**flow/run.sh**
```bash
#!/bin/bash
# the make line also repeats each setting of config.mk as NAME=value (left out here)
make -C /OpenROAD-flow-scripts/flow DESIGN_CONFIG=/design/flow/config.mk WORK_HOME=/design/flow/orfs CLKGATE_MAP_FILE= finish
```
**flow/config.mk**
```make
export PLATFORM = sky130hd
export DESIGN_NAME = top_level
export DESIGN_NICKNAME = top_level
export VERILOG_FILES = /design/flow/design.v
export SDC_FILE = /design/flow/constraint.sdc
export NUM_CORES = 4
export LEC_CHECK = 0
export ABC_AREA = 0
export CAP_MARGIN = 5
export CORE_MARGIN = 2
export CORE_UTILIZATION = 72
export CTS_CLUSTER_DIAMETER = 284
export PLACE_DENSITY = 0.65
export SETUP_SLACK_MARGIN = 0.9
export SLEW_MARGIN = 20
export TNS_END_PERCENT = 5
```
**flow/constraint.sdc**
```tcl
create_clock -name core_clock -period 3.02 [get_ports {clk}]
set_input_delay 0.6040 -clock core_clock [delete_from_list [all_inputs] [get_ports {clk}]]
set_output_delay 0.6040 -clock core_clock [all_outputs]
set_load 0.01 [all_outputs]
```
**flow/design.v**
```verilog
module abs_difference
#(parameter WIDTH = 8)
(ori, can, abs);
	input [WIDTH-1:0] ori, can;
	wire signed[WIDTH:0] neg1, neg2;
	output  [WIDTH-1:0] abs;
	assign neg1 = ori - can;
	assign neg2 = can - ori;
	assign abs = (neg1 < 0)? neg2[7:0] : neg1[7:0];
endmodule	
module SAD_4x8
#(parameter WIDTH = 8)
(
	input clk, rst, en,
	input [WIDTH-1:0]
		ori_0,
		ori_1,
		ori_2,
		ori_3,
		ori_4,
		ori_5,
		ori_6,
		ori_7,
		ori_8,
		ori_9,
		ori_10,
		ori_11,
		ori_12,
		ori_13,
		ori_14,
		ori_15,
		ori_16,
		ori_17,
		ori_18,
		ori_19,
		ori_20,
		ori_21,
		ori_22,
		ori_23,
		ori_24,
		ori_25,
		ori_26,
		ori_27,
		ori_28,
		ori_29,
		ori_30,
		ori_31,
		can_0,
		can_1,
		can_2,
		can_3,
		can_4,
		can_5,
		can_6,
		can_7,
		can_8,
		can_9,
		can_10,
		can_11,
		can_12,
		can_13,
		can_14,
		can_15,
		can_16,
		can_17,
		can_18,
		can_19,
		can_20,
		can_21,
		can_22,
		can_23,
		can_24,
		can_25,
		can_26,
		can_27,
		can_28,
		can_29,
		can_30,
		can_31,
	output [WIDTH+4:0] out_sad
 );
	reg [WIDTH-1:0] reg_ori_0,
					reg_ori_1,
					reg_ori_2,
					reg_ori_3,
					reg_ori_4,
					reg_ori_5,
					reg_ori_6,
					reg_ori_7,
					reg_ori_8,
					reg_ori_9,
					reg_ori_10,
					reg_ori_11,
					reg_ori_12,
					reg_ori_13,
					reg_ori_14,
					reg_ori_15,
					reg_ori_16,
					reg_ori_17,
					reg_ori_18,
					reg_ori_19,
					reg_ori_20,
					reg_ori_21,
					reg_ori_22,
					reg_ori_23,
					reg_ori_24,
					reg_ori_25,
					reg_ori_26,
					reg_ori_27,
					reg_ori_28,
					reg_ori_29,
					reg_ori_30,
					reg_ori_31,
					reg_can_0,
					reg_can_1,
					reg_can_2,
					reg_can_3,
					reg_can_4,
					reg_can_5,
					reg_can_6,
					reg_can_7,
					reg_can_8,
					reg_can_9,
					reg_can_10,
					reg_can_11,
					reg_can_12,
					reg_can_13,
					reg_can_14,
					reg_can_15,
					reg_can_16,
					reg_can_17,
					reg_can_18,
					reg_can_19,
					reg_can_20,
					reg_can_21,
					reg_can_22,
					reg_can_23,
					reg_can_24,
					reg_can_25,
					reg_can_26,
					reg_can_27,
					reg_can_28,
					reg_can_29,
					reg_can_30,
					reg_can_31;
	reg [WIDTH+1:0] reg_sum_0,
					reg_sum_1,
					reg_sum_2,
					reg_sum_3,
					reg_sum_4,
					reg_sum_5,
					reg_sum_6,
					reg_sum_7;
	reg [WIDTH+4:0] reg_total_sum;
	reg reg_en;
	wire [WIDTH+1:0] sum_0,
					 sum_1,
					 sum_2,
					 sum_3,
					 sum_4,
					 sum_5,
					 sum_6,
					 sum_7;
	wire [WIDTH-1:0] abs_diff_0,
					 abs_diff_1,
					 abs_diff_2,
					 abs_diff_3,
					 abs_diff_4,
					 abs_diff_5,
					 abs_diff_6,
					 abs_diff_7,
					 abs_diff_8,
					 abs_diff_9,
		 			 abs_diff_10,
		 			 abs_diff_11,
		 			 abs_diff_12,
		 			 abs_diff_13,
					 abs_diff_14,
					 abs_diff_15,
					 abs_diff_16,
					 abs_diff_17,
					 abs_diff_18,
					 abs_diff_19,
					 abs_diff_20,
					 abs_diff_21,
					 abs_diff_22,
					 abs_diff_23,
					 abs_diff_24,
					 abs_diff_25,
					 abs_diff_26,
					 abs_diff_27,
					 abs_diff_28,
					 abs_diff_29,
					 abs_diff_30,
					 abs_diff_31;
	always @(posedge clk)
	begin
		if(rst)
		begin
			reg_ori_0 <= 0;
			reg_ori_1 <= 0;
			reg_ori_2 <= 0;
			reg_ori_3 <= 0;
			reg_ori_4 <= 0;
			reg_ori_5 <= 0;
			reg_ori_6 <= 0;
			reg_ori_7 <= 0;
			reg_ori_8 <= 0;
			reg_ori_9 <= 0;
			reg_ori_10 <= 0;
			reg_ori_11 <= 0;
			reg_ori_12 <= 0;
			reg_ori_13 <= 0;
			reg_ori_14 <= 0;
			reg_ori_15 <= 0;
			reg_ori_16 <= 0;
			reg_ori_17 <= 0;
			reg_ori_18 <= 0;
			reg_ori_19 <= 0;
			reg_ori_20 <= 0;
			reg_ori_21 <= 0;
			reg_ori_22 <= 0;
			reg_ori_23 <= 0;
			reg_ori_24 <= 0;
			reg_ori_25 <= 0;
			reg_ori_26 <= 0;
			reg_ori_27 <= 0;
			reg_ori_28 <= 0;
			reg_ori_29 <= 0;
			reg_ori_30 <= 0;
			reg_ori_31 <= 0;
			reg_can_0 <= 0;
			reg_can_1 <= 0;
			reg_can_2 <= 0;
			reg_can_3 <= 0;
			reg_can_4 <= 0;
			reg_can_5 <= 0;
			reg_can_6 <= 0;
			reg_can_7 <= 0;
			reg_can_8 <= 0;
			reg_can_9 <= 0;
			reg_can_10 <= 0;
			reg_can_11 <= 0;
			reg_can_12 <= 0;
			reg_can_13 <= 0;
			reg_can_14 <= 0;
			reg_can_15 <= 0;
			reg_can_16 <= 0;
			reg_can_17 <= 0;
			reg_can_18 <= 0;
			reg_can_19 <= 0;
			reg_can_20 <= 0;
			reg_can_21 <= 0;
			reg_can_22 <= 0;
			reg_can_23 <= 0;
			reg_can_24 <= 0;
			reg_can_25 <= 0;
			reg_can_26 <= 0;
			reg_can_27 <= 0;
			reg_can_28 <= 0;
			reg_can_29 <= 0;
			reg_can_30 <= 0;
			reg_can_31 <= 0;
			reg_en <= 0;			
		end
		else
		begin
			if(en)
			begin
				reg_ori_0 <= ori_0;
				reg_ori_1 <= ori_1;
				reg_ori_2 <= ori_2;
				reg_ori_3 <= ori_3;
				reg_ori_4 <= ori_4;
				reg_ori_5 <= ori_5;
				reg_ori_6 <= ori_6;
				reg_ori_7 <= ori_7;
				reg_ori_8 <= ori_8;
				reg_ori_9 <= ori_9;
				reg_ori_10 <= ori_10;
				reg_ori_11 <= ori_11;
				reg_ori_12 <= ori_12;
				reg_ori_13 <= ori_13;
				reg_ori_14 <= ori_14;
				reg_ori_15 <= ori_15;
				reg_ori_16 <= ori_16;
				reg_ori_17 <= ori_17;
				reg_ori_18 <= ori_18;
				reg_ori_19 <= ori_19;
				reg_ori_20 <= ori_20;
				reg_ori_21 <= ori_21;
				reg_ori_22 <= ori_22;
				reg_ori_23 <= ori_23;
				reg_ori_24 <= ori_24;
				reg_ori_25 <= ori_25;
				reg_ori_26 <= ori_26;
				reg_ori_27 <= ori_27;
				reg_ori_28 <= ori_28;
				reg_ori_29 <= ori_29;
				reg_ori_30 <= ori_30;
				reg_ori_31 <= ori_31;
				reg_can_0 <= can_0;
				reg_can_1 <= can_1;
				reg_can_2 <= can_2;
				reg_can_3 <= can_3;
				reg_can_4 <= can_4;
				reg_can_5 <= can_5;
				reg_can_6 <= can_6;
				reg_can_7 <= can_7;
				reg_can_8 <= can_8;
				reg_can_9 <= can_9;
				reg_can_10 <= can_10;
				reg_can_11 <= can_11;
				reg_can_12 <= can_12;
				reg_can_13 <= can_13;
				reg_can_14 <= can_14;
				reg_can_15 <= can_15;
				reg_can_16 <= can_16;
				reg_can_17 <= can_17;
				reg_can_18 <= can_18;
				reg_can_19 <= can_19;
				reg_can_20 <= can_20;
				reg_can_21 <= can_21;
				reg_can_22 <= can_22;
				reg_can_23 <= can_23;
				reg_can_24 <= can_24;
				reg_can_25 <= can_25;
				reg_can_26 <= can_26;
				reg_can_27 <= can_27;
				reg_can_28 <= can_28;
				reg_can_29 <= can_29;
				reg_can_30 <= can_30;
				reg_can_31 <= can_31;
			end
			reg_en <= en;
		end
	end
	abs_difference #(WIDTH) b_abs_diff_0 (reg_ori_0, reg_can_0, abs_diff_0);
	abs_difference #(WIDTH) b_abs_diff_1 (reg_ori_1, reg_can_1, abs_diff_1);
	abs_difference #(WIDTH) b_abs_diff_2 (reg_ori_2, reg_can_2, abs_diff_2);
	abs_difference #(WIDTH) b_abs_diff_3 (reg_ori_3, reg_can_3, abs_diff_3);
	abs_difference #(WIDTH) b_abs_diff_4 (reg_ori_4, reg_can_4, abs_diff_4);
	abs_difference #(WIDTH) b_abs_diff_5 (reg_ori_5, reg_can_5, abs_diff_5);
	abs_difference #(WIDTH) b_abs_diff_6 (reg_ori_6, reg_can_6, abs_diff_6);
	abs_difference #(WIDTH) b_abs_diff_7 (reg_ori_7, reg_can_7, abs_diff_7);
	abs_difference #(WIDTH) b_abs_diff_8 (reg_ori_8, reg_can_8, abs_diff_8);
	abs_difference #(WIDTH) b_abs_diff_9 (reg_ori_9, reg_can_9, abs_diff_9);
	abs_difference #(WIDTH) b_abs_diff_10 (reg_ori_10, reg_can_10, abs_diff_10);
	abs_difference #(WIDTH) b_abs_diff_11 (reg_ori_11, reg_can_11, abs_diff_11);
	abs_difference #(WIDTH) b_abs_diff_12 (reg_ori_12, reg_can_12, abs_diff_12);
	abs_difference #(WIDTH) b_abs_diff_13 (reg_ori_13, reg_can_13, abs_diff_13);
	abs_difference #(WIDTH) b_abs_diff_14 (reg_ori_14, reg_can_14, abs_diff_14);
	abs_difference #(WIDTH) b_abs_diff_15 (reg_ori_15, reg_can_15, abs_diff_15);
	abs_difference #(WIDTH) b_abs_diff_16 (reg_ori_16, reg_can_16, abs_diff_16);
	abs_difference #(WIDTH) b_abs_diff_17 (reg_ori_17, reg_can_17, abs_diff_17);
	abs_difference #(WIDTH) b_abs_diff_18 (reg_ori_18, reg_can_18, abs_diff_18);
	abs_difference #(WIDTH) b_abs_diff_19 (reg_ori_19, reg_can_19, abs_diff_19);
	abs_difference #(WIDTH) b_abs_diff_20 (reg_ori_20, reg_can_20, abs_diff_20);
	abs_difference #(WIDTH) b_abs_diff_21 (reg_ori_21, reg_can_21, abs_diff_21);
	abs_difference #(WIDTH) b_abs_diff_22 (reg_ori_22, reg_can_22, abs_diff_22);
	abs_difference #(WIDTH) b_abs_diff_23 (reg_ori_23, reg_can_23, abs_diff_23);
	abs_difference #(WIDTH) b_abs_diff_24 (reg_ori_24, reg_can_24, abs_diff_24);
	abs_difference #(WIDTH) b_abs_diff_25 (reg_ori_25, reg_can_25, abs_diff_25);
	abs_difference #(WIDTH) b_abs_diff_26 (reg_ori_26, reg_can_26, abs_diff_26);
	abs_difference #(WIDTH) b_abs_diff_27 (reg_ori_27, reg_can_27, abs_diff_27);
	abs_difference #(WIDTH) b_abs_diff_28 (reg_ori_28, reg_can_28, abs_diff_28);
	abs_difference #(WIDTH) b_abs_diff_29 (reg_ori_29, reg_can_29, abs_diff_29);
	abs_difference #(WIDTH) b_abs_diff_30 (reg_ori_30, reg_can_30, abs_diff_30);
	abs_difference #(WIDTH) b_abs_diff_31 (reg_ori_31, reg_can_31, abs_diff_31);
	assign sum_0 = abs_diff_0 +
				   abs_diff_1 +
				   abs_diff_2 +
				   abs_diff_3;
	assign sum_1 = abs_diff_4 +
				   abs_diff_5 +
				   abs_diff_6 +
				   abs_diff_7;
	assign sum_2 = abs_diff_8 +
				   abs_diff_9 +
				   abs_diff_10 +
				   abs_diff_11;
    assign sum_3 = abs_diff_12 +
				   abs_diff_13 +
				   abs_diff_14 +
				   abs_diff_15;
	assign sum_4 = abs_diff_16 +
				   abs_diff_17 +
				   abs_diff_18 +
				   abs_diff_19;
	assign sum_5 = abs_diff_20 +
				   abs_diff_21 +
				   abs_diff_22 +
				   abs_diff_23;
	assign sum_6 = abs_diff_24 +
				   abs_diff_25 +
				   abs_diff_26 +
				   abs_diff_27;
	assign sum_7 = abs_diff_28 +
				   abs_diff_29 +
				   abs_diff_30 +
				   abs_diff_31;
	always @(posedge clk)
	begin
		if(rst)
		begin
			reg_sum_0 <= 0;
			reg_sum_1 <= 0;
			reg_sum_2 <= 0;
			reg_sum_3 <= 0;
			reg_sum_4 <= 0;
			reg_sum_5 <= 0;
			reg_sum_6 <= 0;
			reg_sum_7 <= 0;
		end
		else
		begin
			reg_sum_0 <= sum_0;
			reg_sum_1 <= sum_1;
			reg_sum_2 <= sum_2;
			reg_sum_3 <= sum_3;
			reg_sum_4 <= sum_4;
			reg_sum_5 <= sum_5;
			reg_sum_6 <= sum_6;
			reg_sum_7 <= sum_7;
		end
	end
	always @(posedge clk)
	begin
		if(rst)
		begin
			reg_total_sum <= 0;
		end
		else
		begin
			if(reg_en)
				reg_total_sum <= reg_sum_0 +
								 reg_sum_1 +
								 reg_sum_2 +
								 reg_sum_3 +
								 reg_sum_4 +
								 reg_sum_5 +
								 reg_sum_6 +
								 reg_sum_7;
		end
	end
	assign out_sad = reg_total_sum;
endmodule
module control
(
	input  clk, rst, init, finish, ack,
 	output en, done, rst_sad
);
	reg [3:0] state;
	reg reg_en, reg_done, reg_rst_sad;
	parameter INIT = 0, CALC = 1, WAIT = 2, DONE = 3;
	always @(state)
	begin
		case(state)
			INIT:
			begin
				reg_rst_sad = 1;
				reg_done = 0;
				reg_en = 0;
			end
			CALC:
			begin
				reg_rst_sad = 0;
				reg_done = 0;
				reg_en = 1;
			end
			WAIT:
			begin
				reg_rst_sad = 0;
				reg_done = 0;
				reg_en = 1;
			end
			DONE:
			begin
				reg_rst_sad = 0;
				reg_done = 1;
				reg_en = 0;
			end
			default:
			begin
				reg_rst_sad = 1;
				reg_done = 0;
				reg_en = 0;
			end
		endcase
	end
	always @(posedge clk or posedge rst)
	begin
		if(rst)
			state <= INIT;
		else
		begin
			case(state)
				INIT:
				begin
					if(init)
						state <= CALC;
					else
						state <= INIT;
				end
				CALC:
				begin
					if(init)
						state <= CALC;
					else
						state <= WAIT;
				end
				WAIT:
				begin
					if(finish)
						state <= DONE;
					else
						state <= WAIT;
				end
				DONE:
				begin
					if(ack)
						state <= INIT;
					else
						state <= DONE;
				end
			endcase
		end
	end
	assign rst_sad = reg_rst_sad;
	assign en = reg_en;
	assign done = reg_done;
endmodule
module top_level
#(parameter WIDTH = 8)
(
	input clk, rst, init, finish, ack,
	input [WIDTH-1:0]
		ori_0,
		ori_1,
		ori_2,
		ori_3,
		ori_4,
		ori_5,
		ori_6,
		ori_7,
		ori_8,
		ori_9,
		ori_10,
		ori_11,
		ori_12,
		ori_13,
		ori_14,
		ori_15,
		ori_16,
		ori_17,
		ori_18,
		ori_19,
		ori_20,
		ori_21,
		ori_22,
		ori_23,
		ori_24,
		ori_25,
		ori_26,
		ori_27,
		ori_28,
		ori_29,
		ori_30,
		ori_31,
		can_0,
		can_1,
		can_2,
		can_3,
		can_4,
		can_5,
		can_6,
		can_7,
		can_8,
		can_9,
		can_10,
		can_11,
		can_12,
		can_13,
		can_14,
		can_15,
		can_16,
		can_17,
		can_18,
		can_19,
		can_20,
		can_21,
		can_22,
		can_23,
		can_24,
		can_25,
		can_26,
		can_27,
		can_28,
		can_29,
		can_30,
		can_31,
	output done,
	output [WIDTH+4:0] out_sad
	);
	reg [WIDTH-1:0] reg_ori_0,
					reg_ori_1,
					reg_ori_2,
					reg_ori_3,
					reg_ori_4,
					reg_ori_5,
					reg_ori_6,
					reg_ori_7,
					reg_ori_8,
					reg_ori_9,
					reg_ori_10,
					reg_ori_11,
					reg_ori_12,
					reg_ori_13,
					reg_ori_14,
					reg_ori_15,
					reg_ori_16,
					reg_ori_17,
					reg_ori_18,
					reg_ori_19,
					reg_ori_20,
					reg_ori_21,
					reg_ori_22,
					reg_ori_23,
					reg_ori_24,
					reg_ori_25,
					reg_ori_26,
					reg_ori_27,
					reg_ori_28,
					reg_ori_29,
					reg_ori_30,
					reg_ori_31,
					reg_can_0,
					reg_can_1,
					reg_can_2,
					reg_can_3,
					reg_can_4,
					reg_can_5,
					reg_can_6,
					reg_can_7,
					reg_can_8,
					reg_can_9,
					reg_can_10,
					reg_can_11,
					reg_can_12,
					reg_can_13,
					reg_can_14,
					reg_can_15,
					reg_can_16,
					reg_can_17,
					reg_can_18,
					reg_can_19,
					reg_can_20,
					reg_can_21,
					reg_can_22,
					reg_can_23,
					reg_can_24,
					reg_can_25,
					reg_can_26,
					reg_can_27,
					reg_can_28,
					reg_can_29,
					reg_can_30,
					reg_can_31;
	wire rst_regs, en;
	control b_control(
		.clk(clk),
		.rst(rst),
		.init(init),
		.finish(finish),
		.ack(ack),
		.en(en),
		.done(done),
		.rst_sad(rst_regs)
		);
	SAD_4x8 b_SAD_4x8(
		.clk(clk),
		.rst(rst_regs),
		.en(en),
		.ori_0(ori_0),
		.ori_1(ori_1),
		.ori_2(ori_2),
		.ori_3(ori_3),
		.ori_4(ori_4),
		.ori_5(ori_5),
		.ori_6(ori_6),
		.ori_7(ori_7),
		.ori_8(ori_8),
		.ori_9(ori_9),
		.ori_10(ori_10),
		.ori_11(ori_11),
		.ori_12(ori_12),
		.ori_13(ori_13),
		.ori_14(ori_14),
		.ori_15(ori_15),
		.ori_16(ori_16),
		.ori_17(ori_17),
		.ori_18(ori_18),
		.ori_19(ori_19),
		.ori_20(ori_20),
		.ori_21(ori_21),
		.ori_22(ori_22),
		.ori_23(ori_23),
		.ori_24(ori_24),
		.ori_25(ori_25),
		.ori_26(ori_26),
		.ori_27(ori_27),
		.ori_28(ori_28),
		.ori_29(ori_29),
		.ori_30(ori_30),
		.ori_31(ori_31),
		.can_0(can_0),
		.can_1(can_1),
		.can_2(can_2),
		.can_3(can_3),
		.can_4(can_4),
		.can_5(can_5),
		.can_6(can_6),
		.can_7(can_7),
		.can_8(can_8),
		.can_9(can_9),
		.can_10(can_10),
		.can_11(can_11),
		.can_12(can_12),
		.can_13(can_13),
		.can_14(can_14),
		.can_15(can_15),
		.can_16(can_16),
		.can_17(can_17),
		.can_18(can_18),
		.can_19(can_19),
		.can_20(can_20),
		.can_21(can_21),
		.can_22(can_22),
		.can_23(can_23),
		.can_24(can_24),
		.can_25(can_25),
		.can_26(can_26),
		.can_27(can_27),
		.can_28(can_28),
		.can_29(can_29),
		.can_30(can_30),
		.can_31(can_31),
		.out_sad(out_sad)
		);
endmodule
```
==> run summary, run 1 <==
yosys + openroad results -> syn avg cell area 8.29 um2, top-count cell post-synth inv_1, top cells by count inv_1, nand2_1, ha_1, die width 269 um, Top logic family adder cells, yosys adder share 0.233, Err [ERROR DPL-0033] detailed placement checks failed during check placement., die height 269 um, count of cell types in the netlist 81, failing step detailed placement (3_5_place_dp), aoi share 0.225, status did not finish, I/O Buffers 530, gpl congestion 1.03, largest area contributor in the netlist dfxtp_1, area fraction in mux cells 0.0311, synthesized area 50700 um2, total die size 72500 um2, Most common reg cell dfxtp_1, core area 69900 um2, Ys Warns 2, Nets at Floorplan 7463, # IOs 531, sequential fraction of the synthesis area 0.241, top area contributor share 0.239, yosys xor share 0.0411, Synth flops 610, number of enable flip-flop cells 0, Initial Util 0.725, Synth Instances 6118, simple-gate area share of the yosys netlist 0.139, # Cells Yosys 6118, top cells, area dfxtp_1, ha_1, fa_1, ys async rst share 0.00656, Yosys Chip Area 50700 um2, Rows 97
## through the flow
step | setup WS [ps] | cells | TNS (ps)
after global placement | -2340 | 8898 | -120750
after floorplan | -2150 | 6118 | -104110
==> run 2: changes to the inputs <==
- ABC_AREA: 0 -> default
- CAP_MARGIN: 5 -> 20
- CORE_UTILIZATION: 72 -> 66
- CTS_CLUSTER_DIAMETER: 284 -> default
- CTS_CLUSTER_SIZE: default -> 45
- PLACE_DENSITY: 0.65 -> default
- SETUP_SLACK_MARGIN: 0.9 -> default
- TNS_END_PERCENT: 5 -> default
- clock period: 3.02 -> 4.66 ns (I/O delays scaled with it)
==> run summary, run 2 <==
run results: status failed layout checks, Layout Check Fail Reasons setup timing, H-tree level count 3, Placement Setup Slack -871 ps, vias 49800, initial antenna violation count 3, top-count cell post-synth inv_1, # setup viols final 30, Worst EP arrival 6070 ps, die width 281 um, Worst-path clk slew 60 ps, GRT overflow 0, first-pass GRT wire length 238000 um, max-slew violations 0, # nets final 8324, Hold Fails Final Rpt 0, Cell Area, Placed 59800 um2, aoi share 0.225, crit path cell chain buf_4, fa_2, a21o_1, a21oi_2, nor2b_1, o21a_2, o41ai_4, xnor2_2, fa_1, inv_1, fa_2, fa_1, fa_1, inv_1, ha_2, a21o_1, a21o_1, a221oi_2, o21ai_1, nor3b_2, nor3_2, r2r worst-path depth 21, terminus of the critical flop-to-flop path b_SAD_4x8.reg_total_sum[12], Layout fillers 4051, count of cell types in the netlist 81, Hold Path End b_SAD_4x8.reg_ori_13[7], Slew headroom 0.234, yosys adder share 0.233, clock root cell clkbuf_16, critical path's largest stage delay 540 ps, synthesized area 50700 um2, top cells, area dfxtp_1, ha_1, fa_1, Syn-to-layout area delta 30.1%, via count of the first global-routing pass 48000, # Cells Yosys 6118, first-iteration detailed-routing DRC count 4409, Initial Util 0.667, largest net degree at the start of global routing 241, CP Capture Type flip-flop, top cells by count inv_1, nand2_1, ha_1, Setup crit start b_SAD_4x8.reg_sum_0[1], sequential fraction of the synthesis area 0.241, number of enable flip-flop cells 0, area fraction in mux cells 0.0311, DRT Wirelength 163000 um, number of buffers created by CTS 71, largest area contributor in the netlist dfxtp_1, Pre-antenna DRT Iters 8, clk latency of the worst-skew pair 640 ps, Required @ worst endpoint 5160 ps, setup TNS -7120 ps, Ys Warns 2, dpl cells 7826, Final Non-Filler Cells 8061, ys async rst share 0.00656, Yosys Chip Area 50700 um2, Fin Clk Skew 27.0 ps, Setup crit start kind flip-flop, DRC violations left 0, crit path buf inv count 3, All-Layer GR Usage 0.367, crit path max fanout 2, gpl congestion 0.988, crit path time final 5570 ps, placed wire-length estimate 110000 um, worst setup path end b_SAD_4x8.reg_total_sum[12], I/O Buffers 530, max capacitance violation total 0, Hold Startpoint b_SAD_4x8.reg_ori_13[7], finished layout cell area 65900 um2, core area 75900 um2, fin util 0.868, RSZ-0062 raised after global routing true, total die size 79000 um2, Most common reg cell dfxtp_1, CTS tree built, final setup margin -906 ps, Nets at Floorplan 7463, Worst Setup Path Type reg -> reg, syn avg cell area 8.29 um2, Clock Sinks 610, yosys xor share 0.0411, CP max-delay cell fa_2, die height 281 um, maximum clock path buffer count 3, Reg2Reg Setup Slack -910 ps, # IOs 531, simple-gate area share of the yosys netlist 0.139, hold-fix buffers at CTS 0, Hold WC Path Type reg -> reg, CP top delay family adder cells, Log Warnings 271, hold depth 2, Top logic family adder cells, Min Hold Slack 471 ps, top area contributor share 0.239, Synth Instances 6118, Rows 101, Worst Max-Slew Pin Slew 1150 ps, WP depth 21, Synth flops 610, post-layout period usage 1.19, wire length per cell 20.3 um, vias per cell 6.18, Fmax 0.180 GHz, reg2reg start b_SAD_4x8.reg_sum_0[1], DRT antenna net count 0
run 2: area by class of cell:
type	count	area (um2)	area share
timing repair buffer	1096	9740	0.148
inverter	886	3330	0.0506
multi-input combinational	4314	37000	0.561
clock inverter	29	324	0.00492
sequential	610	12300	0.186
tap	1030	1290	0.0195
antenna	3	7.51	0.000114
clock buffer	93	2020	0.0307
run 2: timing repair:
item | 4_1_cts | 5_1_grt
setup endpoints to repair | 44 | 48
pin swaps | 214 | 262
gates resized | 282 | 314
hold endpoints to repair | 0 | 0
buffers inserted | 50 | 69
run 2: metal layers:
layer  vias up  share of wire  track usage
met4         4          0.070        0.204
met2      2446           0.48        0.642
li1      22900              -            -
met5         -        0.00014            0
met3       795          0.072       0.0435
met1     23600           0.37        0.437
==> run 3: changes to the inputs <==
- CAP_MARGIN: 20 -> 15
- CELL_PAD_IN_SITES_DETAIL_PLACEMENT: default -> 1
- CELL_PAD_IN_SITES_GLOBAL_PLACEMENT: default -> 1
- CORE_ASPECT_RATIO: default -> 1.25
- CORE_MARGIN: 2 -> 9
- CORE_UTILIZATION: 66 -> 40
- CTS_CLUSTER_SIZE: 45 -> default
- GPL_ROUTABILITY_DRIVEN: default -> 1
- HOLD_SLACK_MARGIN: default -> 0.15
- MAX_ROUTING_LAYER: default -> met4
- MIN_ROUTING_LAYER: default -> met2
- SETUP_SLACK_MARGIN: default -> 0.12
- SLEW_MARGIN: 20 -> 25
- TNS_END_PERCENT: default -> 65
- clock period: 4.66 -> 5.8 ns (I/O delays scaled with it)
==> run summary, run 3 <==
run results: first-iteration detailed-routing DRC count 8237, crit path cell chain ha_2, fa_2, a21o_1, a21oi_2, nor2b_1, o21a_1, buf_4, nor2_1, xnor2_1, fa_1, inv_1, fa_1, fa_1, fa_1, inv_1, ha_1, a211o_1, a31oi_1, o31ai_1, and3_1, nor3_1, I/O Buffers 530, hold depth 2, largest net degree at the start of global routing 228, Initial Util 0.404, gpl congestion 0.953, worst setup path end b_SAD_4x8.reg_total_sum[11], CP top delay family adder cells, Slew headroom 0.320, post-layout period usage 0.943, core area 125000 um2, WP depth 21, Comb area 34100 um2, yosys xor share 0.0411, # IOs 531, Top logic family adder cells, die height 416 um, Worst EP arrival 6080 ps, DRT antenna net count 0, Synth flops 610, simple-gate area share of the yosys netlist 0.139, crit path buf inv count 3, status timing/DRC/antenna clean, wire length per cell 21.1 um, GRT overflow 0, top-count cell post-synth inv_1, fin util 0.480, clk latency of the worst-skew pair 690 ps, Fin Clk Skew 23.4 ps, largest area contributor in the netlist dfxtp_1, Layout fillers 14900, vias 62400, # nets final 7803, Hold Startpoint b_SAD_4x8.reg_ori_6[7], CP Capture Type flip-flop, synthesized area 50700 um2, # setup viols final 0, Rows 145, Worst Max-Slew Pin Slew 1020 ps, crit path max fanout 6, crit path time final 5470 ps, ys async rst share 0.00656, terminus of the critical flop-to-flop path b_SAD_4x8.reg_total_sum[11], H-tree level count 3, FF+latch area 12200 um2, die width 336 um, Setup crit start kind flip-flop, DRT Wirelength 173000 um, Syn-to-layout area delta 18.6%, CTS tree built, critical path's largest stage delay 550 ps, Fmax 0.183 GHz, Nets at Floorplan 7463, number of enable flip-flop cells 0, Yosys Chip Area 50700 um2, clock root cell clkbuf_16, total die size 140000 um2, Hold Fails Final Rpt 0, max capacitance violation total 0, DRC violations left 0, setup TNS 0 ps, reg2reg start b_SAD_4x8.reg_sum_1[0], Synth Instances 6118, Min Hold Slack 472 ps, top cells by count inv_1, nand2_1, ha_1, Hold Path End b_SAD_4x8.reg_ori_6[7], Most common reg cell dfxtp_1, top area contributor share 0.239, maximum clock path buffer count 3, Setup crit start b_SAD_4x8.reg_sum_1[0], Log Warnings 267, placed wire-length estimate 132000 um, RSZ-0062 raised after global routing true, Most Frequent Cell on Critical Path fa_1, Worst Setup Path Type reg -> reg, Pre-antenna DRT Iters 8, max-slew violations 0, area fraction in mux cells 0.0311, Hold WC Path Type reg -> reg, sequential fraction of the synthesis area 0.241, Worst-path clk slew 60 ps, count of cell types in the netlist 81, top cells, area dfxtp_1, ha_1, fa_1, first-pass GRT wire length 268000 um, initial antenna violation count 0, Required @ worst endpoint 6410 ps, Ys Warns 2, r2r worst-path depth 21, aoi share 0.225, syn avg cell area 8.29 um2, Clock Sinks 610, All-Layer GR Usage 0.377, vias per cell 7.59, hold-fix buffers at CTS 0, Reg2Reg Setup Slack 330 ps, CP max-delay cell fa_1, # Cells Yosys 6118, number of buffers created by CTS 76, via count of the first global-routing pass 71100, yosys adder share 0.233
-- run 3: metrics by stage --
stage	setup slack (ps)	cells	area, um2
CTS	174	8199	59900
global route	62.2	8204	60100
finish	332	8217	60100
floorplan	367	6118	50700
detailed placement	119	8065	57200
global placement	148	8065	57200
-- run 3: repair_timing --
| action | in CTS | in global routing |
|---|---|---|
| setup endpoints to repair | 1 | 13 |
| pin swaps | 0 | 23 |
| resized | 2 | 39 |
| setup buffers | 0 | 5 |
-- run 3: layer usage --
| metal | GRT usage | vias up | wire (um) |
|---|---|---|---|
| met5 | - | - | 0 |
| met4 | 0.0601 | 0 | 11700 |
| met3 | 0.467 | 1267 | 67600 |
| met2 | 0.458 | 17200 | 94200 |
| met1 | - | 22100 | 0 |
| li1 | - | 21700 | - |
-- run 3: area by class of cell --
class / instances / area share
sequential: 610 / 0.204
multi-input combinational: 4314 / 0.567
tap: 1690 / 0.0352
timing repair buffer: 570 / 0.0940
clock buffer: 102 / 0.0366
clock inverter: 32 / 0.00751
inverter: 886 / 0.0554
antenna: 13 / 0.000541
==> run 4: changes to the inputs <==
- ABC_AREA: default -> 1
- CAP_MARGIN: 15 -> 20
- CELL_PAD_IN_SITES_DETAIL_PLACEMENT: 1 -> default
- CELL_PAD_IN_SITES_GLOBAL_PLACEMENT: 1 -> 0
- CORE_ASPECT_RATIO: 1.25 -> 0.88
- CORE_MARGIN: 9 -> 2
- CORE_UTILIZATION: 40 -> 72
- GPL_ROUTABILITY_DRIVEN: 1 -> default
- HOLD_SLACK_MARGIN: 0.15 -> default
- MIN_ROUTING_LAYER: met2 -> default
- PLACE_DENSITY: default -> 0.62
- SETUP_SLACK_MARGIN: 0.12 -> 1.08
- SLEW_MARGIN: 25 -> 5
- TNS_END_PERCENT: 65 -> default
- clock period: 5.8 -> 3.76 ns (I/O delays scaled with it)
==> run summary, run 4 <==
yosys + openroad results -> Rows 94, number of buffers created by CTS 69, aoi share 0.176, simple-gate area share of the yosys netlist 0.187, dpl cells 9871, Top logic family adder cells, Err [ERROR GRT-0232] Routing congestion too high. Check the congestion heatmap in the GUI., Ys Warns 2, GRT overflow 1148, number of enable flip-flop cells 0, Initial Util 0.730, top area contributor share 0.222, Clock Sinks 610, count of cell types in the netlist 41, status did not finish, die width 298 um, yosys adder share 0.216, hold-fix buffers at CTS 0, Nets at Floorplan 9503, All-Layer GR Usage 0.897, Most common reg cell dfxtp_1, # IOs 531, Synth Instances 8158, top-count cell post-synth inv_1, top cells, area dfxtp_1, ha_1, inv_1, sequential fraction of the synthesis area 0.223, top cells by count inv_1, nand2_1, o21ai_0, H-tree level count 3, maximum clock path buffer count 3, die height 263 um, area fraction in mux cells 0, largest area contributor in the netlist dfxtp_1, clock root cell clkbuf_16, total die size 78300 um2, synthesized area 54700 um2, placed wire-length estimate 126000 um, ys async rst share 0.00656, syn avg cell area 6.71 um2, gpl congestion 1.01, I/O Buffers 530, yosys xor share 0.0490, failing step global routing (5_1_grt), Yosys Chip Area 54700 um2, # Cells Yosys 8158, core area 75000 um2, Synth flops 610
-- run 4: timing repair --
item,4_1_cts
setup buffers,77
endpoints found under the setup margin,85
gates resized,373
cloned,0
pin swaps,298
-- run 4: metrics by stage --
| step | setup WS [ps] | cell area, um2 | hold WS, ps | setup TNS (ps) |
|---|---|---|---|---|
| after global placement | -610 | 65800 | 459 | -7710 |
| after floorplan | -430 | 57100 | 449 | -3310 |
| after CTS | -711 | 70300 | 291 | -12680 |
| after detailed placement | -791 | 65800 | 484 | -14010 |
-- run 4: layer usage --
layer  global-route usage  overflow
met2                 1.02       688
met1                0.859        24
met3                0.779        50
met4                0.931       386
met5                    -         -
==> run 5: changes to the inputs <==
- ABC_AREA: 1 -> default
- CELL_PAD_IN_SITES_GLOBAL_PLACEMENT: 0 -> default
- CORE_ASPECT_RATIO: 0.88 -> default
- CORE_UTILIZATION: 72 -> 49
- MAX_ROUTING_LAYER: met4 -> default
- PLACE_DENSITY: 0.62 -> default
- SETUP_SLACK_MARGIN: 1.08 -> default
- SLEW_MARGIN: 5 -> 20
- clock period: 3.76 -> 5.61 ns (I/O delays scaled with it)
==> run summary, run 5 <==
run results: synthesized area 50700 um2, largest area contributor in the netlist dfxtp_1, Initial Util 0.496, worst setup path end b_SAD_4x8.reg_total_sum[12], DRT antenna net count 0, r2r worst-path depth 20, met3 wire len 6170 um, crit path time final 5390 ps, Fin Clk Skew 18.7 ps, simple-gate area share of the yosys netlist 0.139, largest net degree at the start of global routing 200, DRT Wirelength 141000 um, syn avg cell area 8.29 um2, final setup margin 219 ps, Pre-antenna DRT Iters 6, # setup viols final 0, Yosys Chip Area 50700 um2, hold-fix buffers at CTS 0, hold depth 2, top-count cell post-synth inv_1, aoi share 0.225, FF+latch area 12200 um2, Reg2Reg Setup Slack 220 ps, GRT overflow 0, Worst Setup Path Type reg -> reg, # Cells Yosys 6118, CP Capture Type flip-flop, Setup crit start b_SAD_4x8.reg_sum_0[1], Slew headroom 0.325, Log Warnings 263, top layer reached by signal wires met5, die height 326 um, placed wire-length estimate 110000 um, reg2reg start b_SAD_4x8.reg_sum_0[1], die width 326 um, wl on met1 63000 um, crit path cell chain ha_1, a21o_1, a21oi_2, o21ai_1, or4_1, a2111o_1, o211ai_1, fa_1, inv_1, fa_1, fa_1, fa_1, inv_1, ha_4, a21o_1, a21o_1, a221oi_2, o21ai_1, nor3b_2, nor3_2, Hold Path End b_SAD_4x8.reg_ori_8[7], Most Frequent Cell on Critical Path fa_1, fin util 0.583, Antenna Diode Count 0, Comb area 34100 um2, Rows 117, clk latency of the worst-skew pair 650 ps, crit path max fanout 2, Min Hold Slack 462 ps, Worst EP arrival 5910 ps, # IOs 531, Worst-path clk slew 60 ps, count of cell types in the netlist 81, WP depth 20, met2 wire len 67100 um, yosys xor share 0.0411, gpl congestion 0.902, max capacitance violation total 0, Layout fillers 9543, # nets final 7802, Ys Warns 2, top cells, area dfxtp_1, ha_1, fa_1, RSZ-0062 raised after global routing true, H-tree level count 3, terminus of the critical flop-to-flop path b_SAD_4x8.reg_total_sum[12], Hold WC Path Type reg -> reg, Hold Fails Final Rpt 0, max-slew violations 0, Clock Sinks 610, DRC violations left 0, Hold Startpoint b_SAD_4x8.reg_ori_8[7], clock root cell clkbuf_16, post-layout period usage 0.961, dpl cells 7744, All-Layer GR Usage 0.261, Placement Setup Slack 36.5 ps, Final Non-Filler Cells 7877, setup TNS 0 ps, number of buffers created by CTS 76, vias per cell 5.52, status timing/DRC/antenna clean, finished layout cell area 59600 um2, via count of the first global-routing pass 43100, Top logic family adder cells, Nets at Floorplan 7463, Most common reg cell dfxtp_1, Required @ worst endpoint 6130 ps, number of enable flip-flop cells 0, Fmax 0.186 GHz, critical path's largest stage delay 520 ps, top area contributor share 0.239, wire length per cell 17.9 um, CTS tree built, CP max-delay cell fa_1, vias 43500, total die size 106000 um2, sequential fraction of the synthesis area 0.241, Synth flops 610, yosys adder share 0.233, area fraction in mux cells 0.0311, Synth Instances 6118, Syn-to-layout area delta 17.6%, crit path buf inv count 2, top cells by count inv_1, nand2_1, ha_1, Cell Area, Placed 56900 um2, I/O Buffers 530, first-iteration detailed-routing DRC count 2769, core area 102000 um2, first-pass GRT wire length 227000 um, ys async rst share 0.00656, Worst Max-Slew Pin Slew 1010 ps, Setup crit start kind flip-flop, initial antenna violation count 1, maximum clock path buffer count 3, CP top delay family adder cells
run 5: area by class of cell:
type,instances,area share
multi-input cells,4314,0.571
flip-flops and latches,610,0.205
repair buffers,569,0.0952
inverters,886,0.0559
clock buffers,106,0.0374
well taps,1368,0.0287
clock inverters,24,0.00613
run 5: layer usage:
metal / vias to the layer above / global-route usage
met4: 2 / 0.0894
li1: 21900 / -
met2: 920 / 0.447
met5: - / 0
met3: 209 / 0.0375
met1: 20500 / 0.335
run 5: repair_timing:
| item | in CTS | in global routing |
|---|---|---|
| pin swaps | 0 | 12 |
| gates resized | 3 | 31 |
| setup endpoints to repair | 2 | 13 |
| buffers inserted | 0 | 3 |
==> run 6: changes to the inputs <==
- CORE_ASPECT_RATIO: default -> 0.5
- CORE_UTILIZATION: 49 -> 72
- CTS_CLUSTER_DIAMETER: default -> 400
- CTS_CLUSTER_SIZE: default -> 94
- PLACE_DENSITY: default -> 0.39
- SETUP_SLACK_MARGIN: default -> -0.16
- clock period: 5.61 -> 4.11 ns (I/O delays scaled with it)
==> run summary, run 6 <==
yosys + openroad results -> gpl congestion 1.04, Initial Util 0.731, largest area contributor in the netlist dfxtp_1, synthesized area 50700 um2, hold-fix buffers at CTS 0, top-count cell post-synth inv_1, syn avg cell area 8.29 um2, status did not finish, top cells, area dfxtp_1, ha_1, fa_1, Synth flops 610, area fraction in mux cells 0.0311, top area contributor share 0.239, yosys adder share 0.233, Clock Sinks 610, I/O Buffers 530, core area 69300 um2, ys async rst share 0.00656, Placement Setup Slack -1420 ps, total die size 72700 um2, Cell Area, Placed 64300 um2, placed wire-length estimate 133000 um, Rows 68, GRT overflow 195, # IOs 531, Err [ERROR GRT-0116] Global routing finished with congestion. Check the congestion regions in the DRC Viewer., top cells by count inv_1, nand2_1, ha_1, Ys Warns 2, Top logic family adder cells, Yosys Chip Area 50700 um2, aoi share 0.225, Synth Instances 6118, number of buffers created by CTS 10, number of enable flip-flop cells 0, Nets at Floorplan 7463, die width 379 um, maximum clock path buffer count 3, failing step global routing (5_1_grt), simple-gate area share of the yosys netlist 0.139, yosys xor share 0.0411, Most common reg cell dfxtp_1, die height 192 um, H-tree level count 1, count of cell types in the netlist 81, All-Layer GR Usage 0.769, clock root cell clkbuf_16, sequential fraction of the synthesis area 0.241, # Cells Yosys 6118
[run 6: metal layers]
| metal | track usage | overflow |
|---|---|---|
| met3 | 0.608 | 9 |
| met2 | 0.959 | 91 |
| met1 | 0.743 | 1 |
| met5 | 0.270 | 0 |
| met4 | 0.813 | 94 |
[run 6: per-stage QoR]
step,cells,setup TNS [ps]
4_1_cts,8268,-28190
3_5_place_dp,8158,-32060
3_3_place_gp,8158,-20600
2_1_floorplan,6118,-8720
[run 6: repair_timing]
action / CTS
pin swaps: 304
resized: 347
endpoints found under the setup margin: 58
setup buffers: 105
endpoints found under the hold margin: 0
==> run 7: changes to the inputs <==
- CORE_ASPECT_RATIO: 0.5 -> default
- CORE_UTILIZATION: 72 -> 60
- CTS_CLUSTER_DIAMETER: 400 -> default
- PLACE_DENSITY: 0.39 -> default
- SETUP_SLACK_MARGIN: -0.16 -> default
- clock period: 4.11 -> 5.04 ns (I/O delays scaled with it)
==> run summary, run 7 <==
run results: number of buffers created by CTS 72, synthesized area 50700 um2, Min Hold Slack 464 ps, total die size 86800 um2, CTS tree built, top cells, area dfxtp_1, ha_1, fa_1, clk latency of the worst-skew pair 620 ps, crit path cell chain buf_6, fa_2, a21o_1, a21oi_2, nor2b_1, o21a_1, o41ai_4, xnor2_2, fa_1, inv_1, fa_2, fa_2, fa_1, inv_2, ha_4, a21o_1, a21o_1, a221oi_2, o21ai_1, and3_1, nor3_1, ys async rst share 0.00656, gpl congestion 0.936, sequential fraction of the synthesis area 0.241, Layout fillers 6477, final setup margin -235 ps, vias per cell 5.80, placed wire-length estimate 108000 um, Hold Fails Final Rpt 0, WP depth 21, Fin Clk Skew 16.8 ps, hold-fix buffers at CTS 0, syn avg cell area 8.29 um2, Final Non-Filler Cells 7801, largest net degree at the start of global routing 210, met3 wire len 7300 um, Required @ worst endpoint 5580 ps, count of cell types in the netlist 81, clock root cell clkbuf_16, Log Warnings 276, GRT overflow 0, Comb area 35100 um2, r2r worst-path depth 21, Worst Max-Slew Pin Slew 1140 ps, setup TNS -794 ps, area fraction in mux cells 0.0311, vias 45200, Hold Path End b_SAD_4x8.reg_ori_3[7], FF+latch area 12200 um2, yosys adder share 0.233, wire length per cell 18.2 um, yosys xor share 0.0411, Initial Util 0.606, wl on met1 60000 um, die height 295 um, top area contributor share 0.239, initial antenna violation count 4, number of enable flip-flop cells 0, Nets at Floorplan 7463, hold depth 2, first-pass GRT wire length 223000 um, reg2reg start b_SAD_4x8.reg_sum_1[1], Worst Setup Path Type reg -> reg, met2 wire len 68900 um, worst setup path end b_SAD_4x8.reg_total_sum[12], Hold WC Path Type reg -> reg, RSZ-0062 raised after global routing true, Setup crit start kind flip-flop, top layer reached by signal wires met5, Top logic family adder cells, # nets final 7957, Setup crit start b_SAD_4x8.reg_sum_1[1], dpl cells 7624, All-Layer GR Usage 0.314, DRT antenna net count 0, CP top delay family adder cells, max-slew violations 0, simple-gate area share of the yosys netlist 0.139, critical path's largest stage delay 530 ps, status failed layout checks, Pre-antenna DRT Iters 5, crit path max fanout 3, Layout Check Fail Reasons setup timing, largest area contributor in the netlist dfxtp_1, Slew headroom 0.243, die width 295 um, Placement Setup Slack -453 ps, Rows 106, post-layout period usage 1.05, Clock Sinks 610, crit path buf inv count 3, Ys Warns 2, H-tree level count 3, Yosys Chip Area 50700 um2, via count of the first global-routing pass 44100, top-count cell post-synth inv_1, Syn-to-layout area delta 21.3%, max capacitance violation total 0, Synth Instances 6118, Hold Startpoint b_SAD_4x8.reg_ori_3[7], # Cells Yosys 6118, top cells by count inv_1, nand2_1, ha_1, Worst-path clk slew 60 ps, Fmax 0.190 GHz, maximum clock path buffer count 3, CP max-delay cell fa_2, # IOs 531, first-iteration detailed-routing DRC count 2773, DRC violations left 0, terminus of the critical flop-to-flop path b_SAD_4x8.reg_total_sum[12], core area 83700 um2, crit path time final 5280 ps, DRT Wirelength 142000 um, Reg2Reg Setup Slack -240 ps, aoi share 0.225, Most common reg cell dfxtp_1, Worst EP arrival 5820 ps, CP Capture Type flip-flop, # setup viols final 5, Synth flops 610, I/O Buffers 530
[run 7: stage by stage]
stage,cell area [um2],utilization
floorplan,50700,-
CTS,60200,0.719
detailed placement,57500,0.687
global route,61500,0.735
finish,61500,0.735
global placement,57500,0.687
[run 7: layer usage]
layer | up-vias | GRT usage
met4 | 4 | 0.111
met3 | 274 | 0.0370
met2 | 1311 | 0.546
met5 | - | 0
li1 | 22200 | -
met1 | 21400 | 0.399
[run 7: area by class of cell]
type	count	area share
Multi-Input combinational cell	4314	0.571
Sequential cell	610	0.199
Timing Repair Buffer	728	0.112
Inverter	886	0.0542
Clock buffer	90	0.0321
Tap cell	1134	0.0231
Clock inverter	35	0.00867
Antenna cell	4	0.000163
[run 7: what timing repair did]
| action | in CTS | in global routing |
|---|---|---|
| endpoints found under the hold margin | 0 | 0 |
| pin swaps | 46 | 121 |
| gates resized | 33 | 229 |
| setup endpoints to repair | 18 | 37 |
| setup buffers | 9 | 38 |
==> run 8: changes to the inputs <==
- ABC_AREA: default -> 1
- CELL_PAD_IN_SITES_GLOBAL_PLACEMENT: default -> 0
- CORE_ASPECT_RATIO: default -> 0.86
- CORE_UTILIZATION: 60 -> 72
- CTS_CLUSTER_DIAMETER: default -> 352
- CTS_CLUSTER_SIZE: 94 -> 33
- PLACE_DENSITY: default -> 0.73
- SETUP_SLACK_MARGIN: default -> 0.85
- SLEW_MARGIN: 20 -> 25
- TNS_END_PERCENT: default -> 75
- clock period: 5.04 -> 3.2 ns (I/O delays scaled with it)
==> run summary, run 8 <==
yosys + openroad results -> largest area contributor in the netlist dfxtp_1, Yosys Chip Area 54700 um2, number of buffers created by CTS 22, Initial Util 0.729, Clock Sinks 610, Most common reg cell dfxtp_1, die height 260 um, status did not finish, Placement Setup Slack -1450 ps, yosys adder share 0.216, failing step global routing (5_1_grt), core area 75100 um2, synthesized area 54700 um2, area fraction in mux cells 0, GRT overflow 320, Top logic family adder cells, top cells by count inv_1, nand2_1, o21ai_0, Rows 93, Nets at Floorplan 9503, top area contributor share 0.222, # Cells Yosys 8158, aoi share 0.176, clock root cell clkbuf_16, count of cell types in the netlist 41, Synth Instances 8158, Cell Area, Placed 69400 um2, Synth flops 610, top-count cell post-synth inv_1, syn avg cell area 6.71 um2, I/O Buffers 530, maximum clock path buffer count 3, ys async rst share 0.00656, hold-fix buffers at CTS 0, number of enable flip-flop cells 0, die width 301 um, gpl congestion 1.01, # IOs 531, sequential fraction of the synthesis area 0.223, yosys xor share 0.0490, placed wire-length estimate 141000 um, All-Layer GR Usage 0.797, Err [ERROR GRT-0116] Global routing finished with congestion. Check the congestion regions in the DRC Viewer., total die size 78300 um2, Ys Warns 2, H-tree level count 1, top cells, area dfxtp_1, ha_1, inv_1, simple-gate area share of the yosys netlist 0.187
## run 8: per-stage QoR
| step | setup TNS (ps) | std cells |
|---|---|---|
| CTS | -55340 | 10400 |
| detailed placement | -57670 | 10300 |
| global placement | -45020 | 10300 |
| floorplan | -26810 | 8158 |
## run 8: repair_timing
item	CTS
hold endpoints to repair	0
pin swaps	302
buffers inserted	73
endpoints found under the setup margin	89
gates resized	461
## run 8: per-layer routing
layer / GRT usage / overflow
met1: 0.762 / 2
met2: 0.969 / 156
met3: 0.681 / 23
met4: 0.796 / 136
met5: 0.414 / 3
==> run 9: changes to the inputs <==
- ABC_AREA: 1 -> default
- CAP_MARGIN: 20 -> 5
- CORE_ASPECT_RATIO: 0.86 -> 0.69
- CTS_CLUSTER_DIAMETER: 352 -> default
- CTS_CLUSTER_SIZE: 33 -> 35
- PLACE_DENSITY: 0.73 -> default
- SETUP_SLACK_MARGIN: 0.85 -> -0.65
- SLEW_MARGIN: 25 -> 5
- TNS_END_PERCENT: 75 -> default
- clock period: 3.2 -> 6.72 ns (I/O delays scaled with it)
==> run summary, run 9 <==
run results: hold-fix buffers at CTS 0, Yosys Chip Area 50700 um2, Setup crit start b_SAD_4x8.reg_sum_1[0], I/O Buffers 530, number of enable flip-flop cells 0, max capacitance violation total 0, largest area contributor in the netlist dfxtp_1, crit path time final 5910 ps, count of cell types in the netlist 81, All-Layer GR Usage 0.387, Log Warnings 266, vias per cell 6.27, crit path buf inv count 2, Worst Max-Slew Pin Slew 1210 ps, post-layout period usage 0.880, die width 323 um, # nets final 7762, Most Frequent Cell on Critical Path fa_1, reg2reg start b_SAD_4x8.reg_sum_1[0], # setup viols final 0, sequential fraction of the synthesis area 0.241, Synth flops 610, top cells by count inv_1, nand2_1, ha_1, Layout fillers 4117, # IOs 531, Clock Sinks 610, synthesized area 50700 um2, via count of the first global-routing pass 45300, clock root cell clkbuf_16, Slew headroom 0.194, Cell Area, Placed 56100 um2, CP max-delay cell fa_1, Nets at Floorplan 7463, crit path max fanout 6, GRT overflow 0, Fin Clk Skew 18.3 ps, Worst EP arrival 6510 ps, Required @ worst endpoint 7320 ps, Rows 80, yosys xor share 0.0411, Most common reg cell dfxtp_1, top area contributor share 0.239, Hold WC Path Type reg -> reg, DRT Wirelength 144000 um, first-pass GRT wire length 231000 um, clk latency of the worst-skew pair 670 ps, gpl congestion 0.976, r2r worst-path depth 21, Top logic family adder cells, CP top delay family adder cells, placed wire-length estimate 107000 um, top-count cell post-synth inv_1, ys async rst share 0.00656, worst setup path end b_SAD_4x8.reg_total_sum[12], largest net degree at the start of global routing 222, H-tree level count 2, DRT antenna net count 0, top cells, area dfxtp_1, ha_1, fa_1, Worst Setup Path Type reg -> reg, number of buffers created by CTS 61, WP depth 21, crit path cell chain ha_1, fa_1, a21o_1, a21oi_1, nor2b_1, o21a_1, o41ai_1, xnor2_1, fa_1, inv_1, fa_1, fa_1, fa_1, inv_1, ha_1, a21o_1, a21o_1, a221oi_1, o21ai_0, and3_1, nor3_1, initial antenna violation count 5, # resized after CTS 0, total die size 72600 um2, Min Hold Slack 471 ps, aoi share 0.225, Fmax 0.169 GHz, RSZ-0062 raised after global routing false, area fraction in mux cells 0.0311, Hold Startpoint b_SAD_4x8.reg_ori_28[7], Ys Warns 2, die height 224 um, setup TNS 0 ps, # Cells Yosys 6118, finished layout cell area 58500 um2, syn avg cell area 8.29 um2, critical path's largest stage delay 520 ps, yosys adder share 0.233, CTS tree built, DRC violations left 0, Hold Fails Final Rpt 0, Syn-to-layout area delta 15.4%, vias 46500, Initial Util 0.731, first-iteration detailed-routing DRC count 5259, Pre-antenna DRT Iters 9, wire length per cell 19.5 um, Hold Path End b_SAD_4x8.reg_ori_28[7], Setup crit start kind flip-flop, max-slew violations 0, core area 69400 um2, # Post-CTS Setup Buffers 0, Synth Instances 6118, Reg2Reg Setup Slack 810 ps, terminus of the critical flop-to-flop path b_SAD_4x8.reg_total_sum[12], hold depth 2, Worst-path clk slew 70 ps, maximum clock path buffer count 3, simple-gate area share of the yosys netlist 0.139, status timing/DRC/antenna clean, CP Capture Type flip-flop
-- run 9: layer usage --
metal | global-route usage | wire [um]
met4 | 0.163 | 6420
met2 | 0.623 | 65500
met5 | 0 | 10
met1 | 0.509 | 59800
met3 | 0.0738 | 12700
-- run 9: metrics by stage --
step	util	cells	setup WS, ps
final	0.844	7417	805
after global routing	0.844	7417	516
after global placement	0.809	7297	966
after floorplan	-	6118	1290
after CTS	0.843	7413	847
after detailed placement	0.809	7297	891
-- run 9: area by class of cell --
type	instances	area [um2]	share of cell area
multi-input cells	4314	33900	0.580
clock inverters	43	694	0.0119
well taps	943	1180	0.0202
clock buffers	73	1670	0.0286
flip-flops and latches	610	12200	0.209
inverters	886	3330	0.0570
repair buffers	544	5460	0.0933
diodes	4	10.0	0.000171
==> run 10: changes to the inputs <==
- ABC_AREA: default -> 1
- CAP_MARGIN: 5 -> 20
- CORE_ASPECT_RATIO: 0.69 -> 0.88
- CORE_UTILIZATION: 72 -> 70
- CTS_CLUSTER_SIZE: 35 -> default
- MAX_ROUTING_LAYER: default -> met4
- PLACE_DENSITY: default -> 0.62
- SETUP_SLACK_MARGIN: -0.65 -> 1.08
- clock period: 6.72 -> 3.99 ns (I/O delays scaled with it)
==> run summary, run 10 <==
run results: status failed layout checks, Layout Check Fail Reasons setup timing, reg2reg start b_SAD_4x8.reg_sum_0[3], vias per cell 6.22, number of buffers created by CTS 72, Slew headroom 0.104, met2 wire len 90000 um, CP top delay family adder cells, Most common reg cell dfxtp_1, Fmax 0.204 GHz, yosys adder share 0.216, CTS tree built, count of cell types in the netlist 41, # IOs 531, CP max-delay cell fa_1, crit path cell chain ha_4, a21oi_1, nand2_4, xor2_1, fa_1, inv_1, fa_1, fa_1, fa_1, inv_1, ha_4, nand2_1, nand2_1, inv_1, nand2_1, nand2_1, nand3_1, o211ai_1, inv_1, terminus of the critical flop-to-flop path b_SAD_4x8.reg_total_sum[6], critical path's largest stage delay 640 ps, clock root cell clkbuf_16, Required @ worst endpoint 4520 ps, Yosys Chip Area 54700 um2, die height 266 um, Initial Util 0.704, DRT Wirelength 204000 um, via count of the first global-routing pass 57500, r2r worst-path depth 19, DRC violations left 0, WP depth 19, FF+latch area 12300 um2, fin util 0.904, top area contributor share 0.222, GRT overflow 0, top-count cell post-synth inv_1, Synth Instances 8158, Clock Sinks 610, first-iteration detailed-routing DRC count 8992, Top logic family adder cells, synthesized area 54700 um2, setup TNS -19190 ps, number of enable flip-flop cells 0, Syn-to-layout area delta 28.4%, wire length per cell 20.5 um, maximum clock path buffer count 3, total die size 80500 um2, Hold WC Path Type in -> async, placed wire-length estimate 121000 um, top layer reached by signal wires met4, I/O Buffers 530, initial antenna violation count 17, largest net degree at the start of global routing 293, Worst Setup Path Type reg -> reg, # Cells Yosys 8158, Synth flops 610, Reg2Reg Setup Slack -900 ps, Comb area 39100 um2, Worst EP arrival 5420 ps, largest area contributor in the netlist dfxtp_1, ys async rst share 0.00656, All-Layer GR Usage 0.443, Rows 96, worst setup path end b_SAD_4x8.reg_total_sum[6], max-slew violations 0, sequential fraction of the synthesis area 0.223, core area 77700 um2, Worst-path clk slew 70 ps, CP Capture Type flip-flop, simple-gate area share of the yosys netlist 0.187, yosys xor share 0.0490, # setup viols final 56, clk latency of the worst-skew pair 660 ps, Nets at Floorplan 9503, Pre-antenna DRT Iters 20, Layout fillers 3463, Setup crit start kind flip-flop, RSZ-0062 raised after global routing true, vias 61800, Hold Fails Final Rpt 0, crit path buf inv count 4, top cells, area dfxtp_1, ha_1, inv_1, met3 wire len 25500 um, gpl congestion 0.967, hold-fix buffers at CTS 0, crit path max fanout 4, Setup crit start b_SAD_4x8.reg_sum_0[3], max capacitance violation total 0, aoi share 0.176, first-pass GRT wire length 284000 um, # nets final 10200, wl on met1 70100 um, post-layout period usage 1.23, die width 302 um, final setup margin -902 ps, Min Hold Slack 357 ps, Fin Clk Skew 22.6 ps, Log Warnings 276, top cells by count inv_1, nand2_1, o21ai_0, crit path time final 4890 ps, H-tree level count 3, Ys Warns 2, DRT antenna net count 0, syn avg cell area 6.71 um2, area fraction in mux cells 0, Worst Max-Slew Pin Slew 1330 ps
[run 10: timing repair]
item | 4_1_cts | 5_1_grt
pin swaps | 296 | 252
gates cloned | 1 | 0
gates resized | 356 | 279
buffers inserted | 127 | 60
hold endpoints to repair | 0 | 0
setup endpoints to repair | 85 | 85
[run 10: final cells by class]
type | count | area share
clock inverters | 34 | 0.00775
repair buffers | 865 | 0.115
multi-input cells | 5451 | 0.556
flip-flops and latches | 610 | 0.175
diodes | 18 | 0.000641
clock buffers | 89 | 0.0284
well taps | 1029 | 0.0183
inverters | 1843 | 0.0990
[run 10: per-layer routing]
layer / vias up / GRT usage
met5: - / -
met3: 1821 / 0.0835
met2: 5095 / 0.719
met4: 0 / 0.246
li1: 26900 / -
met1: 28000 / 0.515
[run 10: per-stage QoR]
stage,area [um2],instances,worst slack [ps]
detailed placement,63600,9610,-508
global placement,63600,9610,-374
finish,70300,9939,-902
CTS,68700,9861,-509
floorplan,57100,8158,-200
global route,70300,9937,-1060
==> run 11: changes to the inputs <==
- ABC_AREA: 1 -> default
- CORE_ASPECT_RATIO: 0.88 -> 0.69
- CORE_UTILIZATION: 70 -> 67
- CTS_CLUSTER_SIZE: default -> 35
- PLACE_DENSITY: 0.62 -> default
- SETUP_SLACK_MARGIN: 1.08 -> -0.55
- clock period: 3.99 -> 7.09 ns (I/O delays scaled with it)
==> run summary, run 11 <==
run results: status timing/DRC/antenna clean, GR Layer Usage met2 0.553, Fmax 0.171 GHz, GR peak layer met2, crit path time final 5860 ps, GRT overflow 0, die width 335 um, yosys adder share 0.233, Log Warnings 264, Hold Fails Final Rpt 0, Initial Util 0.679, area fraction in mux cells 0.0311, Synth flops 610, Ys Warns 2, first-pass GRT wire length 221000 um, WP depth 21, aoi share 0.225, largest net degree at the start of global routing 214, All-Layer GR Usage 0.354, syn avg cell area 8.29 um2, # IOs 531, finished layout cell area 58600 um2, top cells, area dfxtp_1, ha_1, fa_1, first-iteration detailed-routing DRC count 4150, Pre-antenna DRT Iters 6, DRC violations left 0, Worst-path clk slew 60 ps, crit path cell chain ha_1, fa_1, a21o_1, a21oi_1, nor2b_1, o21a_1, o41ai_1, xnor2_1, fa_1, inv_1, fa_1, fa_1, fa_1, inv_1, ha_1, a21o_1, a21o_1, a221oi_1, o21ai_0, and3_1, nor3_1, reg2reg start b_SAD_4x8.reg_sum_1[0], Most Frequent Cell on Critical Path fa_1, Setup crit start kind flip-flop, number of enable flip-flop cells 0, r2r worst-path depth 21, CP Capture Type flip-flop, DRT Wirelength 137000 um, Placement Setup Slack 1290 ps, post-layout period usage 0.827, terminus of the critical flop-to-flop path b_SAD_4x8.reg_total_sum[12], CP top delay family adder cells, simple-gate area share of the yosys netlist 0.139, Nets at Floorplan 7463, Reg2Reg Setup Slack 1230 ps, Hold Startpoint b_SAD_4x8.reg_ori_31[7], Clock Sinks 610, worst setup path end b_SAD_4x8.reg_total_sum[12], sequential fraction of the synthesis area 0.241, H-tree level count 3, FF+latch area 12200 um2, CTS tree built, maximum clock path buffer count 3, Rows 83, gpl congestion 0.989, Layout fillers 5288, # nets final 7767, Worst EP arrival 6410 ps, Fin Clk Skew 26.7 ps, vias 44800, vias per cell 6.01, # setup viols final 0, total die size 77900 um2, Top logic family adder cells, Setup crit start b_SAD_4x8.reg_sum_1[0], max capacitance violation total 0, crit path max fanout 6, final setup margin 1230 ps, I/O Buffers 530, RSZ-0062 raised after global routing false, Yosys Chip Area 50700 um2, largest area contributor in the netlist dfxtp_1, # resized after CTS 0, top area contributor share 0.239, GR Util met1 0.474, ys async rst share 0.00656, via count of the first global-routing pass 43300, Hold WC Path Type reg -> reg, hold depth 2, Required @ worst endpoint 7640 ps, top-count cell post-synth inv_1, clk latency of the worst-skew pair 630 ps, Slew headroom 0.248, max-slew violations 0, die height 232 um, core area 74700 um2, # Post-CTS Setup Buffers 0, Most common reg cell dfxtp_1, critical path's largest stage delay 520 ps, Global Route met3 Usage 0.0508, Worst Max-Slew Pin Slew 1130 ps, placed wire-length estimate 104000 um, CP max-delay cell fa_1, # Cells Yosys 6118, DRT antenna net count 0, Worst Setup Path Type reg -> reg, initial antenna violation count 3, top cells by count inv_1, nand2_1, ha_1, wire length per cell 18.3 um, hold-fix buffers at CTS 0, count of cell types in the netlist 81, crit path buf inv count 2, synthesized area 50700 um2, Cell Area, Placed 56200 um2, Synth Instances 6118, Comb area 33900 um2, setup TNS 0 ps, yosys xor share 0.0411, clock root cell clkbuf_16, Hold Path End b_SAD_4x8.reg_ori_31[7], number of buffers created by CTS 67, Syn-to-layout area delta 15.6%
## run 11: per-stage QoR
step	utilization	cells	hold slack, ps
2_1_floorplan	-	6118	440
3_3_place_gp	0.752	7330	451
3_5_place_dp	0.752	7330	457
4_1_cts	0.785	7449	471
5_1_grt	0.785	7452	480
6_report	0.785	7452	467
## run 11: cell type report
class                      instances  share of cell area
multi-input combinational       4314               0.579
inverter                         886              0.0569
antenna                            3            0.000128
clock inverter                    33             0.00922
tap                              977              0.0209
timing repair buffer             543              0.0933
clock buffer                      86              0.0319
sequential                       610               0.209
## run 11: routing by layer
metal / vias to the layer above / routed length (um)
met5: - / 0
met4: 0 / 4700
met3: 276 / 9860
met2: 1710 / 61100
met1: 21000 / 61100
li1: 21800 / -
